==> flow/design.v <==
module interpolation (
    input           clk,
    input           RST,
    input           START,
    input   [5:0]   H0,
    input   [5:0]   V0,
    input   [3:0]   SW,
    input   [3:0]   SH,
    output          REN,
    input   [7:0]   R_DATA,
    output  [11:0]  ADDR,
    output  [7:0]   O_DATA,
    output          O_VALID
);
reg [5:0] reg_H0, reg_H0_next;
reg [5:0] reg_V0, reg_V0_next;
reg [3:0] reg_SW, reg_SW_next;
reg [3:0] reg_SH, reg_SH_next;
reg [11:0] reg_ADDR, reg_ADDR_next;
reg        output_valid, output_valid_next;  
reg        done, done_next;  
assign ADDR = reg_ADDR;
assign REN = 1'b0;
assign O_VALID = output_valid;
reg [9:0] width_sum, width_sum_next;
reg [9:0] height_sum, height_sum_next;
wire [5:0] X_lower, X_upper, Y_lower, Y_upper;
reg [5:0] last_y_row, last_y_row_next;  
reg x_divide, y_divide, x_divide_next, y_divide_next;
assign X_lower = width_sum[9:4];
assign X_upper = x_divide_next ? width_sum[9:4] : width_sum[9:4] + 1;
assign Y_lower = height_sum[9:4];
assign Y_upper = y_divide_next ? height_sum[9:4] : height_sum[9:4] + 1;
wire [5:0] next_X_lower, next_X_upper, next_Y_lower, next_Y_upper;
assign next_X_lower = width_sum_next[9:4];
assign next_X_upper = (width_sum_next[3:0] == 0) ? width_sum_next[9:4] : width_sum_next[9:4] + 1;
assign next_Y_lower = height_sum_next[9:4];
assign next_Y_upper = (height_sum_next[3:0] == 0) ? height_sum_next[9:4] : height_sum_next[9:4] + 1;
reg [3:0] x_ratio, x_ratio_next;  
reg [3:0] y_ratio, y_ratio_next;  
wire [7:0] left_margin, right_margin;
reg [7:0] data_y_lower [0:1];
reg [7:0] data_y_lower_next [0:1];
reg [7:0] data_y_upper [0:1];
reg [7:0] data_y_upper_next [0:1];
reg [4:0] count_cycle, count_cycle_next;
reg [1:0] pre_pre_state, pre_state, state, state_next;
wire pre_pre_state_is_11, pre_pre_state_is_10, pre_pre_state_is_01, pre_pre_state_is_00;
assign pre_pre_state_is_11 = pre_pre_state[1] & pre_pre_state[1];
assign pre_pre_state_is_00 = ~pre_pre_state[1] & ~pre_pre_state[0];
wire [5:0] x_ADDR, y_ADDR;
assign x_ADDR = state[1] ? X_upper : X_lower;
assign y_ADDR = state[0] ? Y_upper : Y_lower;
    Cal_Interpolation cal_inter_left (
        .DATA_1(data_y_lower[0]),
        .DATA_2(data_y_upper[0]),
        .ratio(y_ratio),
        .Out_DATA(left_margin)
    );
    Cal_Interpolation cal_inter_right (
        .DATA_1(data_y_lower[1]),
        .DATA_2(data_y_upper[1]),
        .ratio(y_ratio),
        .Out_DATA(right_margin)
    );
    Cal_Interpolation cal_inter (
        .DATA_1(left_margin),
        .DATA_2(right_margin),
        .ratio(x_ratio),
        .Out_DATA(O_DATA)
    );
always @(*)begin
    count_cycle_next = count_cycle;
    case(state)
        2'b00: begin
            if(y_divide_next | x_divide_next) begin
                state_next = 2'b11;
            end
            else begin
                state_next = 2'b01;
            end
        end
        2'b01: begin
            state_next = 2'b10;
        end
        2'b10: begin
            state_next = 2'b11;
        end
        2'b11: begin
            count_cycle_next = (count_cycle == 5'd16) ? 0 : count_cycle + 1;
            if(X_lower == next_X_lower && Y_upper == next_Y_upper) begin
                state_next = (X_upper == next_X_upper) ? 2'b11 : 2'b01;
            end
            else if(X_upper == next_X_lower) begin
                state_next = 2'b10;
            end
            else begin
                state_next = 2'b00;
            end
        end
    endcase
end
always @(*)begin
    reg_ADDR_next[5:0] = x_ADDR + reg_H0;
    reg_ADDR_next[11:6] = y_ADDR + reg_V0;
    output_valid_next = pre_state[1] & pre_state[0];
end
always @(*)begin
    case(pre_state)
        2'b00: begin
            data_y_lower_next[0] = R_DATA;
            data_y_lower_next[1] = x_divide ? R_DATA : data_y_lower[1];
            data_y_upper_next[0] = y_divide ? R_DATA : data_y_upper[0];
            data_y_upper_next[1] = data_y_upper[1];
        end
        2'b01: begin
            data_y_upper_next[0] = R_DATA;
            data_y_lower_next[0] = data_y_lower[0];
            data_y_lower_next[1] = data_y_lower[1];
            data_y_upper_next[1] = data_y_upper[1];
        end
        2'b10: begin
            data_y_lower_next[1] = R_DATA;
            data_y_lower_next[0] = pre_pre_state_is_11 ? data_y_lower[1] : data_y_lower[0];  
            data_y_upper_next[0] = pre_pre_state_is_11 ? data_y_upper[1] : data_y_upper[0];
            data_y_upper_next[1] = data_y_upper[1];
        end
        2'b11: begin
            data_y_upper_next[1] = R_DATA;
            data_y_lower_next[1] = y_divide ? R_DATA : data_y_lower[1];
            data_y_upper_next[0] = x_divide ? R_DATA : data_y_upper[0];
            data_y_lower_next[0] = y_divide ? data_y_upper[0] :
                                    x_divide ? data_y_lower[1] : data_y_lower[0];
        end
    endcase
end
always @(*)begin
    if(START) begin
        reg_H0_next = H0;
        reg_V0_next = V0;
        reg_SW_next = SW - 1;
        reg_SH_next = SH - 1;
    end
    else begin
        reg_H0_next = reg_H0;
        reg_V0_next = reg_V0;
        reg_SW_next = reg_SW;
        reg_SH_next = reg_SH;
    end
end
always @(*)begin
    if(state == 2'b11) begin
        if(count_cycle == 5'd16) begin
            width_sum_next = 0;
            height_sum_next = height_sum + reg_SH;
        end
        else begin
            width_sum_next = width_sum + reg_SW;
            height_sum_next = height_sum;
        end
    end
    else begin
        width_sum_next = width_sum;
        height_sum_next = height_sum;
    end
    x_divide_next = (width_sum[3:0] == 0);
    y_divide_next = (height_sum[3:0] == 0);
    x_ratio_next = width_sum[3:0];
    y_ratio_next = height_sum[3:0];
    if(height_sum[9:4] == reg_V0_next) begin
        done_next = 0;
    end
    else begin
        done_next = 1;
    end
end
always @(negedge clk) begin
    reg_ADDR <= reg_ADDR_next;
    data_y_lower[0] <= data_y_lower_next[0];
    data_y_lower[1] <= data_y_lower_next[1];
    data_y_upper[0] <= data_y_upper_next[0];
    data_y_upper[1] <= data_y_upper_next[1];
    output_valid <= output_valid_next;
end
always @(posedge clk) begin
    if(RST | START) begin
        width_sum <= 0;
        height_sum <= 0;
        state <= 2'b00;
        pre_state <= 2'b00;
        pre_pre_state <= 2'b00;
        x_divide <= 0;
        y_divide <= 0;
        x_ratio <= 0;
        y_ratio <= 0;
        done <= 1;
        count_cycle <= 0;
    end
    else begin
        width_sum <= width_sum_next;
        height_sum <= height_sum_next;
        state <= state_next;
        pre_state <= state;
        pre_pre_state <= pre_state;
        x_divide <= x_divide_next;
        y_divide <= y_divide_next;
        x_ratio <= x_ratio_next;
        y_ratio <= y_ratio_next;
        done <= done_next;
        count_cycle <= count_cycle_next;
    end
    reg_H0 <= reg_H0_next;
    reg_V0 <= reg_V0_next;
    reg_SW <= reg_SW_next;
    reg_SH <= reg_SH_next;
end
endmodule
module Cal_Interpolation (
    input   [7:0]   DATA_1,
    input   [7:0]   DATA_2,
    input   [3:0]   ratio,
    output  [7:0]   Out_DATA
);
    reg [3:0] flip_ratio;
    wire [7:0] d1_3, d1_2, d1_1, d1_0, d2_3, d2_2, d2_1, d2_0;
    wire [11:0] output_inter;
    assign d1_3 = {8{flip_ratio[3]}} & DATA_1;
    assign d1_2 = {8{flip_ratio[2]}} & DATA_1;
    assign d1_1 = {8{flip_ratio[1]}} & DATA_1;
    assign d1_0 = {8{flip_ratio[0]}} & DATA_1;
    assign d2_3 = {8{ratio[3]}} & DATA_2;
    assign d2_2 = {8{ratio[2]}} & DATA_2;
    assign d2_1 = {8{ratio[1]}} & DATA_2;
    assign d2_0 = {8{ratio[0]}} & DATA_2;
    assign output_inter = {d1_3, 3'b000} + {d1_2, 2'b00} + {d1_1, 1'b0} + d1_0 
                        + {d2_3, 3'b000} + {d2_2, 2'b00} + {d2_1, 1'b0} + d2_0 ;
    assign Out_DATA = (ratio == 4'b0000) ? DATA_1 : output_inter[11:4];
    always @(*)begin
        flip_ratio = ~ratio[3:0] + 1;
    end
endmodule
==> flow/config.mk <==
export PLATFORM = sky130hd
export DESIGN_NAME = interpolation
export DESIGN_NICKNAME = interpolation
export VERILOG_FILES = /design/flow/design.v
export SDC_FILE = /design/flow/constraint.sdc
export NUM_CORES = 4
export LEC_CHECK = 0
export ABC_AREA = 1
export CAP_MARGIN = 20
export CORE_ASPECT_RATIO = 0.5
export CORE_MARGIN = 2
export CORE_UTILIZATION = 72
export CTS_CLUSTER_DIAMETER = 306
export CTS_CLUSTER_SIZE = 96
export PLACE_DENSITY = 0.41
export SETUP_SLACK_MARGIN = 4.68
export SLEW_MARGIN = 20
export TNS_END_PERCENT = 15
==> flow/constraint.sdc <==
create_clock -name core_clock -period 17.5 [get_ports {clk}]
set_input_delay 3.5000 -clock core_clock [delete_from_list [all_inputs] [get_ports {clk}]]
set_output_delay 3.5000 -clock core_clock [all_outputs]
set_load 0.01 [all_outputs]
run.sh (not shown) runs the stock make flow with config.mk's settings and CLKGATE_MAP_FILE=.
The first run completed, yet does not pass: setup timing.
Next try:
ABC_AREA = not set   (was 1)
CAP_MARGIN = 5   (was 20)
CORE_ASPECT_RATIO = not set   (was 0.5)
CTS_CLUSTER_SIZE = 97   (was 96)
PLACE_DENSITY = not set   (was 0.41)
SETUP_SLACK_MARGIN = not set   (was 4.68)
TNS_END_PERCENT = not set   (was 15)
clock period = 14.0 ns   (was 17.5 ns; I/O delays follow)
=> The changed run produced a layout that fails on setup timing. Power went up by about a fifth. Wire length is lower by about a fifth. Clock-buffer cell count came out lower by 1. Cell area drops by a few percent. Clock power rises by about a fifth. Utilization decreases by 2.0 points. Sequential share of layout area is higher by 0.54 points. Clock skew went down by 0.0043 ns.

* * *

Starts from the design.v that is shown in full above.
clock: 32.0 ns
lec_check: 0
cap_margin: 20
core_margin: 2
core_utilization: 40
cts_cluster_diameter: 226
max_routing_layer: met4
slew_margin: 40
Next try:
- CORE_UTILIZATION: 40 -> 22
- CTS_CLUSTER_DIAMETER: 226 -> not set
- MAX_ROUTING_LAYER: met4 -> not set
- SLEW_MARGIN: 40 -> 20
- clock period: 32.0 -> 31.5 ns (I/O delays scaled with it)
Outcome: Setup slack is worse by 0.12 ns; non-clock buffer count grows by 1; design area grows by 2.5%; clock-buffer cell count is unchanged; synthesized area is unchanged; utilization shrinks by 20 points; total power grows by about 1.6%.
Next try:
- ABC_AREA: not set -> 1
- CORE_UTILIZATION: 22 -> 72
- PLACE_DENSITY: not set -> 0.65
- clock period: 31.5 -> 16.8 ns (I/O delays scaled with it)
Outcome:
- The changed run finished but failed the layout checks on negative setup slack
- die area went down by 68%
- total power goes up by about 100%
- hold slack loses 0.0061 ns
- cell area goes up by 6.4%
- critical path depth increases by 11
- synthesized area came out higher by 2.4%
- routed wire length increases by 31%
Next try:
- CORE_UTILIZATION: 72 -> 59
- PLACE_DENSITY: 0.65 -> not set
- PLACE_DENSITY_LB_ADDON: not set -> 0.06
- clock period: 16.8 -> 19.1 ns (I/O delays scaled with it)
After rerunning: The changed run completed and failed the layout checks on negative setup slack. Synthesized area is unchanged. Wire length is lower by a quarter to a third. Design area fell slightly. First-iteration DRC count shrinks by well over a third. Setup slack improves by 1.3 ns.
Next try:
- CORE_UTILIZATION: 59 -> 68
- PLACE_DENSITY_LB_ADDON: 0.06 -> not set
- SETUP_SLACK_MARGIN: not set -> -0.34
- clock period: 19.1 -> 17.9 ns (I/O delays scaled with it)
Outcome:
- The new run completed and failed the layout checks on negative setup slack
- clock-buffer cell count drops by 1
- clock skew climbs by 0.015 ns
- combinational power climbs by a little under a tenth
- synthesized cell count is unchanged
- wire length climbs by a few percent
- power climbs by a few percent
- non-clock buffer count drops by 7
- via count climbs by a few percent
- worst setup slack is worse by 0.28 ns
Next try:
- CORE_UTILIZATION: 68 -> 72
- CTS_CLUSTER_DIAMETER: not set -> 54
- CTS_CLUSTER_SIZE: not set -> 81
- GPL_ROUTABILITY_DRIVEN: not set -> 0
- PLACE_DENSITY_LB_ADDON: not set -> 0.02
The changed run produced a layout that fails on negative setup slack.
Core utilization goes up by 7.5 points.
Sequential share of layout area goes down by 0.34 points.
Combinational power came out higher by about 10%.
Routed wire length grows by about 30%.
First-iteration DRC count rises by 110%.
Synthesized cell count is unchanged.
Total power climbs by about 6%.
Synthesized area stays the same.
Power figures rest on the tool's default switching activity, not on a simulated workload.
